== build 96 ==
Design sd_card_top, start of the top module:
module sd_card_top
#(
	parameter  SPI_LOW_SPEED_DIV = 248,          
	parameter  SPI_HIGH_SPEED_DIV = 0            
)
(
	input            clk,
	input            rst,
	output           SD_nCS,                     
	output           SD_DCLK,                    
	output           SD_MOSI,                    
	input            SD_MISO,                    
	output           sd_init_done,               
	input            sd_sec_read,                
	input[31:0]      sd_sec_read_addr,           
	output[7:0]      sd_sec_read_data,           
	output           sd_sec_read_data_valid,     
	output           sd_sec_read_end,            
	input            sd_sec_write,               
	input[31:0]      sd_sec_write_addr,          
	input[7:0]       sd_sec_write_data,          
	output           sd_sec_write_data_req,      
	output           sd_sec_write_end            
);
Size: about 1000 cells after synthesis, roughly 200 flip-flops, about 9700 um^2 of cells after synthesis.
==> flow/config.mk <==
export PLATFORM = sky130hd
export DESIGN_NAME = sd_card_top
export DESIGN_NICKNAME = sd_card_top
export VERILOG_FILES = /design/flow/design.v
export SDC_FILE = /design/flow/constraint.sdc
export NUM_CORES = 4
export LEC_CHECK = 0
export CAP_MARGIN = 5
export CORE_MARGIN = 2
export CORE_UTILIZATION = 70
export CTS_CLUSTER_SIZE = 14
export SLEW_MARGIN = 20
==> flow/constraint.sdc <==
create_clock -name core_clock -period 2.22 [get_ports {clk}]
set_input_delay 0.4440 -clock core_clock [delete_from_list [all_inputs] [get_ports {clk}]]
set_output_delay 0.4440 -clock core_clock [all_outputs]
set_load 0.01 [all_outputs]
run.sh (not shown) runs the stock make flow with config.mk's settings and CLKGATE_MAP_FILE=.
Final checks on build 96, whose flow otherwise completed, came back failing, citing setup timing.
### build 96 -> build 42
- CTS_CLUSTER_SIZE removed (was 14)
- CAP_MARGIN changed from 5 to 20
- CORE_UTILIZATION changed from 70 to 40
- the clock period (ns, I/O delays scaled along) changed from 2.22 to 3.79
--- outcome ---
- Comparing build 42 and build 96, the higher overall via count from detail_route was measured on build 96.
- Every stage of the flow completed for build 42, and the final layout passed the timing, design-rule and antenna checks.
- Build 42 vs build 96 — vertical die size rose 31%.
- Of the two values seen for cell with the largest stage delay on the worst path, nor3b_1 was produced by build 42 and dfrtp_1 by build 96.
- Ratio of final minimum period to clock period in build 42 is 27 points lower than in build 96
> inputs changed (build 42 -> build 38)
- CORE_UTILIZATION changed from 40 to 70
- SETUP_SLACK_MARGIN newly set to -0.21
- the clock period (ns, I/O delays scaled along) changed from 3.79 to 2.14
--- outcome ---
- Complete run, failing final checks: build 38, reason setup timing.
- Changes observed in build 38 relative to build 42: cell count saw a decrease; global-route usage saw an increase.
- Clock skew was lower in the run labelled build 42.
- Relative to build 42, sequential share of cell area decreased by 1.9 points in build 38.
- Taking build 38 over build 42, the HPWL reported at the end of detailed placement ratio works out to 1.15.
- Going from build 42 to build 38, standby leakage power grows by 8.9%.
- Build 42 and build 38 ended up with nearly the same register cell area after layout.
- Diff build 42 -> build 38 | post-route setup TNS | decrease of 2.40 ns
- Combinational group share of total power: higher on build 38
- Re register-to-register setup slack: build 42 and build 38 aren't equal, and the higher value belongs to build 42.

========
## run A
Starting RTL as in the previous note.
clock: 4.31 ns
lec_check: 0
abc_area: 0
cap_margin: 40
cell_pad_in_sites_detail_placement: 1
cell_pad_in_sites_global_placement: 1
core_aspect_ratio: 1.35
core_margin: 2
core_utilization: 44
cts_cluster_diameter: 274
cts_cluster_size: 16
gpl_routability_driven: 0
gpl_timing_driven: 0
hold_slack_margin: 0.17
max_routing_layer: met4
min_routing_layer: met1
place_density_lb_addon: 0.09
setup_slack_margin: 0.01
slew_margin: 0
tns_end_percent: 45
## Diff of input files: run B against run A
==> flow/config.mk <==
export PLATFORM = sky130hd
export DESIGN_NAME = sd_card_top
export DESIGN_NICKNAME = sd_card_top
export VERILOG_FILES = /design/flow/design.v
export SDC_FILE = /design/flow/constraint.sdc
export NUM_CORES = 4
export LEC_CHECK = 0
export CAP_MARGIN = 20
export CORE_MARGIN = 2
export CORE_UTILIZATION = 16
export SLEW_MARGIN = 20
==> flow/constraint.sdc <==
create_clock -name core_clock -period 5.65 [get_ports {clk}]
set_input_delay 1.1300 -clock core_clock [delete_from_list [all_inputs] [get_ports {clk}]]
set_output_delay 1.1300 -clock core_clock [all_outputs]
set_load 0.01 [all_outputs]
==> comparison <==
- Slack of the worst reg-to-reg path: higher on run B
- Status: count of flip-flops with a built-in enable after synthesis parity (run A, run B)
- Per the comparison of run B with run A, wire length of the first global-routing pass went down, final design utilization went down.
For run C, these inputs were changed with respect to run B:
-- flow/config.mk --
<<< run B, line 10
export CORE_UTILIZATION = 16
>>> run C, line 10
export CORE_UTILIZATION = 60
export CTS_CLUSTER_SIZE = 95
==> flow/constraint.sdc <==
create_clock -name core_clock -period 4.08 [get_ports {clk}]
set_input_delay 0.8160 -clock core_clock [delete_from_list [all_inputs] [get_ports {clk}]]
set_output_delay 0.8160 -clock core_clock [all_outputs]
set_load 0.01 [all_outputs]
## What came out
- Delta (run C minus run B): ratio of total power to cell area went up by 100 nW/um^2, cell area now sits lower, count of clock-buffer cells in the layout saw an increase, detailed-route via count +118.
- Run C ends up with higher total power than run B does.
- Lower headroom to the max-slew limit was reported by run B, not run C.
- Compared with run B, run C shows overall fraction of global-route tracks in use higher by 19 points.
- Run C ends up with lower clock network power share than run B does.
Here is what was changed in the inputs of run D compared with run C.
-- flow/config.mk --
<<< run C, line 8
>>> run D, line 8
export ABC_AREA = 1
<<< run C, line 10
export CORE_UTILIZATION = 60
export CTS_CLUSTER_SIZE = 95
>>> run D, line 11
export CORE_UTILIZATION = 70
export CTS_CLUSTER_DIAMETER = 205
export CTS_CLUSTER_SIZE = 15
==> flow/constraint.sdc <==
create_clock -name core_clock -period 2.24 [get_ports {clk}]
set_input_delay 0.4480 -clock core_clock [delete_from_list [all_inputs] [get_ports {clk}]]
set_output_delay 0.4480 -clock core_clock [all_outputs]
set_load 0.01 [all_outputs]
--- outcome ---
- Having completed the whole flow, run D delivered a layout that passed the timing, design-rule and antenna checks.
- Lower count of inverters other than clock inverters in the layout was reported by run C, not run D.
- Where worst path setup slack after routing is concerned, run C is better than run D.
- Taking run C as the reference point, the combined buffer and inverter count along the critical path of run D rises by 1.
- The higher overall routing resource usage of run C and run D is in run D.
- Going from run C to run D, synthesized-area fraction occupied by and/or/nand/nor cells grows by 3.0 points.
- Compared with run C, run D shows a higher wire length reported by the detailed router.
Power is estimated from default activity; no workload was simulated.
